Setup of run A:
## cnn_accel
module cnn_accel (
    input  logic        clk,
    input  logic        rst,
    input  logic        wr_en,
    input  logic        wr_sel,      
    input  logic [5:0]  wr_addr,
    input  logic [7:0]  wr_data,
    input  logic        start,
    output logic        ready,
    output logic        out_valid,
    output logic [15:0] out_data
);
Size in the first run: ~37 I/O pins, ~60000 sq um of cells after synthesis.
clock: 7.2 ns
lec_check: 0
abc_area: 1
cap_margin: 20
core_margin: 2
core_utilization: 72
cts_cluster_diameter: 231
max_routing_layer: met4
place_density_lb_addon: 0.01
setup_slack_margin: 2.07
slew_margin: 20
run.sh (not shown) runs the stock make flow with config.mk's settings and CLKGATE_MAP_FILE=.
Ran to the end and failed final checks on negative setup slack: run A.
Edits applied to the flow inputs when going from run A to run B:
# run A
export LEC_CHECK = 0
export ABC_AREA = 1
export CAP_MARGIN = 20
export CORE_MARGIN = 2
export CORE_UTILIZATION = 72
export CTS_CLUSTER_DIAMETER = 231
export MAX_ROUTING_LAYER = met4
export PLACE_DENSITY_LB_ADDON = 0.01
export SETUP_SLACK_MARGIN = 2.07
export SLEW_MARGIN = 20
create_clock -name core_clock -period 7.2 [get_ports {clk}]
# run B
export LEC_CHECK = 0
export CAP_MARGIN = 20
export CORE_MARGIN = 2
export CORE_UTILIZATION = 35
export SLEW_MARGIN = 20
create_clock -name core_clock -period 13.8 [get_ports {clk}]
==> comparison <==
Post-CTS setup repair buffer count, run A and run B: lower on run B. Run B has completed all stages; timing, DRC and antenna checks passed. [flow] run A | stages: complete | final checks: fail | reason: negative setup slack. Re post-synthesis mux area share: run A and run B aren't equal, and the lower value belongs to run A. The final reports for run B and run A show growth of design area from synthesis to finish lower in the former. Run B gives more headroom to the max-slew limit than run A did. Looking only at chip area line of the yosys report, and setting everything else aside, the higher value of run A and run B goes to run A. The run showing the greater final critical path time including I/O delays and setup is run B.
## Diff of input files: run C against run B
# run B
export LEC_CHECK = 0
export CAP_MARGIN = 20
export CORE_MARGIN = 2
export CORE_UTILIZATION = 35
export SLEW_MARGIN = 20
create_clock -name core_clock -period 13.8 [get_ports {clk}]
# run C
export LEC_CHECK = 0
export CAP_MARGIN = 20
export CORE_MARGIN = 2
export CORE_UTILIZATION = 57
export SLEW_MARGIN = 20
create_clock -name core_clock -period 5.2 [get_ports {clk}]
Notes after the runs:
The final report for run C shows a completed flow and a layout that fails verification, specifically negative setup slack. Run B went all the way through the flow, and no timing, DRC or antenna check failed. Diff run B -> run C: multi-input gate count held; fmax rose 8.3%. Relative to run B, via density per instance has gone up in run C. Re wire length on met1: run B and run C aren't equal, and the lower value belongs to run C.
Inputs modified between run C and run D:
# run C
export LEC_CHECK = 0
export CAP_MARGIN = 20
export CORE_MARGIN = 2
export CORE_UTILIZATION = 57
export SLEW_MARGIN = 20
create_clock -name core_clock -period 5.2 [get_ports {clk}]
# run D
export LEC_CHECK = 0
export CAP_MARGIN = 20
export CORE_MARGIN = 2
export CORE_UTILIZATION = 40
export SLEW_MARGIN = 20
create_clock -name core_clock -period 8.27 [get_ports {clk}]
==> comparison <==
Run D went all the way through the flow, and no timing, DRC or antenna check failed.
From run C to run D the numbers moved as follows: non-clock buffer count in the final layout decreased by 78% relative to the old numbers, clock network fraction of total power increased by 2.4 points relative to the old numbers, slack of the worst reg-to-reg path increased by 2.67 ns relative to the old numbers, fmax decreased by about 5% relative to the old numbers, total of cells resized after clock tree synthesis decreased by 113 relative to the old numbers.
Summary of run D over run C: wire length after detailed routing went down by 8.5 mm; compound-cell area share of the yosys netlist did not really move.
The following lists how run E was set up differently from run D:
# run D
export LEC_CHECK = 0
export CAP_MARGIN = 20
export CORE_MARGIN = 2
export CORE_UTILIZATION = 40
export SLEW_MARGIN = 20
create_clock -name core_clock -period 8.27 [get_ports {clk}]
# run E
export LEC_CHECK = 0
export CAP_MARGIN = 20
export CORE_MARGIN = 2
export CORE_UTILIZATION = 72
export PLACE_DENSITY = 0.66
export SLEW_MARGIN = 20
create_clock -name core_clock -period 7.12 [get_ports {clk}]
Findings:
- Summary — maximum fanout encountered on the critical timing path, run E relative to run D: lower, by 4.
- Summary of the comparison: final-report max-slew violation count is higher in run E, relative to run D.
- When run E is set beside run D, its final estimated routing congestion in global placement turns out to be about 9% larger.
- Run E vs. run D: clock group power went up by 18%.
- The flow completed for run E, but it is not clean: the layout still shows max-capacitance violations, max-slew violations, negative setup slack.
- On sequential cell fraction of total power: between run E and run D, it ends up lower for run E.
- In the flow results for run E and run D, the sequential share of layout area is larger on run D.
- [compare] base=run D new=run E: power in sequential cells went up 12%; time the final worst path needs with I/O delays and setup dropped 0.32 ns.
- Run D has lower via count of the first global-routing pass than run E.
- Run D leaves more setup margin than run E.

---

The RTL this note starts from:
==> flow/design.v <==
module input_buffer #(parameter DATA_WIDTH = 8, parameter SIZE = 64)(
    input logic clk,
    input logic rst,
    input logic write_en,
    input logic [DATA_WIDTH-1:0] data_in,
    output logic [DATA_WIDTH-1:0] data_out,
    input logic [$clog2(SIZE)-1:0] read_addr,
    input logic [$clog2(SIZE)-1:0] write_addr
);
    logic [DATA_WIDTH-1:0] buffer [0:SIZE-1];
    always_ff @(posedge clk or posedge rst) begin
        if (rst)
            for (int i = 0; i < SIZE; i++) buffer[i] <= 0;
        else if (write_en)
            buffer[write_addr] <= data_in;
    end
    assign data_out = buffer[read_addr];
endmodule
module weight_buffer #(parameter DATA_WIDTH = 8, parameter SIZE = 9)(
    input logic clk,
    input logic rst,
    input logic write_en,
    input logic [DATA_WIDTH-1:0] data_in,
    input logic [$clog2(SIZE)-1:0] write_addr,
    output logic [SIZE*DATA_WIDTH-1:0] weights
);
    logic [DATA_WIDTH-1:0] buffer [0:SIZE-1];
    always_ff @(posedge clk or posedge rst) begin
        if (rst)
            for (int i = 0; i < SIZE; i++) buffer[i] <= 0;
        else if (write_en)
            buffer[write_addr] <= data_in;
    end
    for (genvar g = 0; g < SIZE; g++) begin : g_out
        assign weights[g*DATA_WIDTH +: DATA_WIDTH] = buffer[g];
    end
endmodule
module conv2d_core #(parameter DATA_WIDTH = 8)(
    input logic clk,
    input logic rst,
    input logic [9*DATA_WIDTH-1:0] input_window,
    input logic [9*DATA_WIDTH-1:0] weights,
    output logic signed [2*DATA_WIDTH-1:0] conv_out
);
    logic signed [2*DATA_WIDTH-1:0] acc, acc_next;
    always_comb begin
        acc_next = 0;
        for (int i = 0; i < 9; i++) begin
            acc_next += $signed(input_window[i*DATA_WIDTH +: DATA_WIDTH]) * $signed(weights[i*DATA_WIDTH +: DATA_WIDTH]);
        end
    end
    always_ff @(posedge clk or posedge rst) begin
        if (rst)
            acc <= 0;
        else
            acc <= acc_next;
    end
    assign conv_out = acc;
endmodule
module relu #(parameter DATA_WIDTH = 16)(
    input logic signed [DATA_WIDTH-1:0] in,
    output logic signed [DATA_WIDTH-1:0] out
);
    assign out = (in > 0) ? in : 0;
endmodule
module max_pool #(parameter DATA_WIDTH = 8)(
    input logic [DATA_WIDTH-1:0] in0, in1, in2, in3,
    output logic [DATA_WIDTH-1:0] out
);
    assign out = (in0 > in1) ? (in0 > in2 ? (in0 > in3 ? in0 : in3) : (in2 > in3 ? in2 : in3)) :
                              (in1 > in2 ? (in1 > in3 ? in1 : in3) : (in2 > in3 ? in2 : in3));
endmodule
module cnn_accel (
    input  logic        clk,
    input  logic        rst,
    input  logic        wr_en,
    input  logic        wr_sel,      
    input  logic [5:0]  wr_addr,
    input  logic [7:0]  wr_data,
    input  logic        start,
    output logic        ready,
    output logic        out_valid,
    output logic [15:0] out_data
);
    typedef enum logic [1:0] {S_IDLE, S_READ, S_CONV, S_POOL} state_t;
    state_t state;
    logic [3:0] k;           
    logic [1:0] s;           
    logic [1:0] py, px;      
    logic [7:0]  pix;
    logic [5:0]  rd_addr;
    logic [71:0] weights;
    logic [7:0]  win [0:8];
    logic [71:0] win_flat;
    logic signed [15:0] conv_out, relu_out;
    logic [15:0] pool_r [0:3];
    logic [15:0] pool_out;
    logic        out_valid_r;
    assign ready = (state == S_IDLE);
    input_buffer #(.DATA_WIDTH(8), .SIZE(64)) u_ibuf (
        .clk(clk), .rst(rst),
        .write_en(wr_en & ~wr_sel & ready),
        .data_in(wr_data),
        .data_out(pix),
        .read_addr(rd_addr),
        .write_addr(wr_addr)
    );
    weight_buffer #(.DATA_WIDTH(8), .SIZE(9)) u_wbuf (
        .clk(clk), .rst(rst),
        .write_en(wr_en & wr_sel & ready),
        .data_in(wr_data),
        .write_addr(wr_addr[3:0]),
        .weights(weights)
    );
    conv2d_core #(.DATA_WIDTH(8)) u_conv (
        .clk(clk), .rst(rst),
        .input_window(win_flat),
        .weights(weights),
        .conv_out(conv_out)
    );
    for (genvar g = 0; g < 9; g++) begin : g_win
        assign win_flat[g*8 +: 8] = win[g];
    end
    relu #(.DATA_WIDTH(16)) u_relu (.in(conv_out), .out(relu_out));
    max_pool #(.DATA_WIDTH(16)) u_pool (
        .in0(pool_r[0]), .in1(pool_r[1]), .in2(pool_r[2]), .in3(pool_r[3]),
        .out(pool_out)
    );
    logic [1:0] ky, kx;
    always_comb begin
        case (k)
            4'd0: begin ky = 2'd0; kx = 2'd0; end
            4'd1: begin ky = 2'd0; kx = 2'd1; end
            4'd2: begin ky = 2'd0; kx = 2'd2; end
            4'd3: begin ky = 2'd1; kx = 2'd0; end
            4'd4: begin ky = 2'd1; kx = 2'd1; end
            4'd5: begin ky = 2'd1; kx = 2'd2; end
            4'd6: begin ky = 2'd2; kx = 2'd0; end
            4'd7: begin ky = 2'd2; kx = 2'd1; end
            default: begin ky = 2'd2; kx = 2'd2; end
        endcase
    end
    logic [2:0] row, col;
    assign row = {py, 1'b0} + {2'b00, s[1]} + {1'b0, ky};
    assign col = {px, 1'b0} + {2'b00, s[0]} + {1'b0, kx};
    assign rd_addr = {row, col};
    always_ff @(posedge clk or posedge rst) begin
        if (rst) begin
            state       <= S_IDLE;
            k           <= 4'd0;
            s           <= 2'd0;
            py          <= 2'd0;
            px          <= 2'd0;
            out_valid_r <= 1'b0;
            for (int i = 0; i < 9; i++) win[i] <= 8'd0;
            for (int i = 0; i < 4; i++) pool_r[i] <= 16'd0;
        end else begin
            out_valid_r <= 1'b0;
            case (state)
                S_IDLE: begin
                    if (start) begin
                        state <= S_READ;
                        k  <= 4'd0;
                        s  <= 2'd0;
                        py <= 2'd0;
                        px <= 2'd0;
                    end
                end
                S_READ: begin
                    win[k] <= pix;
                    if (k == 4'd8) state <= S_CONV;
                    else k <= k + 4'd1;
                end
                S_CONV: begin
                    state <= S_POOL;
                end
                S_POOL: begin
                    pool_r[s] <= relu_out;
                    k <= 4'd0;
                    if (s == 2'd3) begin
                        out_valid_r <= 1'b1;
                        s <= 2'd0;
                        if (px == 2'd2) begin
                            px <= 2'd0;
                            if (py == 2'd2) begin
                                py <= 2'd0;
                                state <= S_IDLE;
                            end else begin
                                py <= py + 2'd1;
                                state <= S_READ;
                            end
                        end else begin
                            px <= px + 2'd1;
                            state <= S_READ;
                        end
                    end else begin
                        s <= s + 2'd1;
                        state <= S_READ;
                    end
                end
                default: state <= S_IDLE;
            endcase
        end
    end
    assign out_valid = out_valid_r;
    assign out_data  = pool_out;
endmodule
Settings: LEC_CHECK=0, CAP_MARGIN=20, CORE_MARGIN=2, CORE_UTILIZATION=72, CTS_CLUSTER_DIAMETER=382, CTS_CLUSTER_SIZE=10, SETUP_SLACK_MARGIN=3.45, SLEW_MARGIN=20, TNS_END_PERCENT=5; clock period 11.6 ns.
Edit:
- ABC_AREA: not set -> 1
- CTS_CLUSTER_DIAMETER: 382 -> 104
- CTS_CLUSTER_SIZE: 10 -> not set
- SETUP_SLACK_MARGIN: 3.45 -> not set
- TNS_END_PERCENT: 5 -> not set
- clock period: 11.6 -> 7.22 ns (I/O delays scaled with it)
Outcome:
- The changed run finished but fails on negative setup slack
- global-route usage rises by 3.3 points
- sequential cell count stays the same
- fmax grows by about 4%
- utilization rises by 3.6 points
- area after synthesis grows by 2.1%
- total power goes up by 18%
- final area came out higher by 6.7%
- die size rose by 2.0%
- setup slack got worse by 4100 ps
- wire length came out higher by about 12%
- non-clock buffer count came out higher by 319
Edit:
- ABC_AREA: 1 -> not set
- CORE_UTILIZATION: 72 -> 66
- CTS_CLUSTER_DIAMETER: 104 -> not set
- clock period: 7.22 -> 12.1 ns (I/O delays scaled with it)
After rerunning: This time the run produced a clean layout. Cell area went down by a few percent. Cell count drops by a quarter to a third. Non-clock buffer count came out lower by 320. Via count fell by about a fifth. Die size grows by a few percent. Area after synthesis shrinks by a few percent. Sequential share of layout area climbs by 1.6 points.
Edit:
- ABC_AREA: not set -> 1
- clock period: 12.1 -> 5.64 ns (I/O delays scaled with it)
Outcome: The new run reached the layout checks and failed them: negative setup slack; routed wire length came out higher by roughly a tenth; sequential share of layout area came out lower by 2.0 points; final area came out higher by a little under a tenth; total power came out higher by well over a third; worst hold slack got worse by 15 ps; synthesized cell count came out higher by well over a third.

---

Setup of v19:
Starts from the design.v that is shown in full above.
Settings: LEC_CHECK=0, ABC_AREA=1, CAP_MARGIN=20, CORE_MARGIN=2, CORE_UTILIZATION=72, CTS_CLUSTER_DIAMETER=231, SLEW_MARGIN=20; clock period 7.2 ns.
Although v19 finished all stages, its layout failed final checks on negative setup slack.
Modified inputs, v12 compared to v19
Settings: CTS_CLUSTER_DIAMETER no longer set, was 231; ABC_AREA no longer set, was 1; CORE_UTILIZATION now 8, was 72; the clock period (ns, I/O delays scaled along) now 12.1, was 7.2.
The sole clean run among v12 and v19 is v12. v19 had finished all stages when the layout checks came back failing, citing negative setup slack. v12 reports a higher combinational cell fraction of total power than v19 does. A critical path's slowest cell of sky130_fd_sc_hd__fa_2 is what v19 shows, while sky130_fd_sc_hd__fa_1 belongs to v12. Relative to v19, the net count after synthesis measured on v12 has decreased by more than 10%. Going from v19 to v12, the clock period minus final worst setup slack was found to have gone up by 540 ps. Across both runs, fraction of the core area covered by cells at the end of the flow was lower for v12 than for v19. When v12 is measured against v19, its post-synthesis xor/xnor area fraction turns out 0.76 points higher.
Changes in v57 relative to v12:
Settings: CTS_CLUSTER_SIZE: unset -> 10; CORE_UTILIZATION: 8 -> 72; the clock period (ns, I/O delays scaled along): 12.1 -> 11.6.
First-pass GRT wire length: v57 < v12. Part of the total power dissipated in the clock network: v57 higher than v12. v12 → v57: sum of buffers and inverters on the critical path saw a decrease, starting density of the core has increased.
--- input diff v57..v41 ---
Settings: PLACE_DENSITY: unset -> 0.38; TNS_END_PERCENT: unset -> 5; the clock period (ns, I/O delays scaled along): 11.6 -> 5.94.
==> results <==
Complete run, failing final checks: v41, reason negative setup slack. Going from v57 to v41, combinational share of power went up; highest ir drop seen on vdd rose about 140%. Going from v57 to v41, the final worst-path cycle share was found to have gone up by 53 points. Stage delay of the slowest cell on the critical path sits lower in v41 than in v57. v41 vs. v57: total via count after detailed routing went up by 1798. v41 vs v57, power consumption went up by 110%. v41 vs v57, first-iteration DRC count went up by 5.6%. For the total antenna diodes in the routed design, v41 came in 2 higher than v57 did. Per the comparison of v41 with v57, worst path setup slack after routing moved down, required time of the critical path moved down.

---

Setup of red:
// cnn_accel: RTL as listed in full above, without the edits since
Settings: LEC_CHECK=0, CAP_MARGIN=20, CORE_MARGIN=4, CORE_UTILIZATION=39, GPL_ROUTABILITY_DRIVEN=0, GPL_TIMING_DRIVEN=1, PLACE_DENSITY_LB_ADDON=0.19, SETUP_SLACK_MARGIN=2.38, SLEW_MARGIN=15, TNS_END_PERCENT=50; clock period 12.5 ns.
red finished all stages; the layout is clean.
What blue does differently from red at the input level:
- SETUP_SLACK_MARGIN no longer set, was 2.38
- CAP_MARGIN now 5, was 20
- CORE_UTILIZATION now 40, was 39
- CORE_MARGIN now 2, was 4
- PLACE_DENSITY_LB_ADDON no longer set, was 0.19
- TNS_END_PERCENT no longer set, was 50
- GPL_TIMING_DRIVEN no longer set, was 1
- SLEW_MARGIN now 20, was 15
- the clock period (ns, I/O delays scaled along) now 10.0, was 12.5
Smallest setup slack after layout for blue: 2.55 ns down relative to red
Re floorplan core density: blue is 0.81 points up on red.
Global routing met3 resource utilization was lower in the run labelled red.
The detailed route wirelength on metal2 of blue falls short of that of red by 5.3%.
Of blue and red, it is blue that has the higher power dissipated in sequential cells.
Delta (blue minus red): sequential share of layout area barely changed, cell area lost about 0.5%, count of clock-buffer cells in the layout went down about 5.4%, die area decreased by 4.4% relative to the old numbers.
Reported for blue and red, count of non-CTS inverters in the layout turned out identical to the last digit.
## Diff of input files: green against blue
- changing CAP_MARGIN from 5 to 35
- setting SETUP_SLACK_MARGIN to -0.31 for the first time
- setting CELL_PAD_IN_SITES_DETAIL_PLACEMENT to 2 for the first time
- setting MAX_ROUTING_LAYER to met4 for the first time
- changing CORE_MARGIN from 2 to 7
- changing CORE_UTILIZATION from 40 to 56
- Note that the width of the die recorded for green amounts to 0.873 times the value seen in blue.
- [green] floorplan core density rose 16 points relative to blue
- For adder-cell share of the synthesized area, green and blue come out practically identical.
- green | ERROR | detailed placement (3_5_place_dp)
- Comparing blue and green, the higher area inside the core boundary is on blue.
Power and IR drop assume default switching activity.
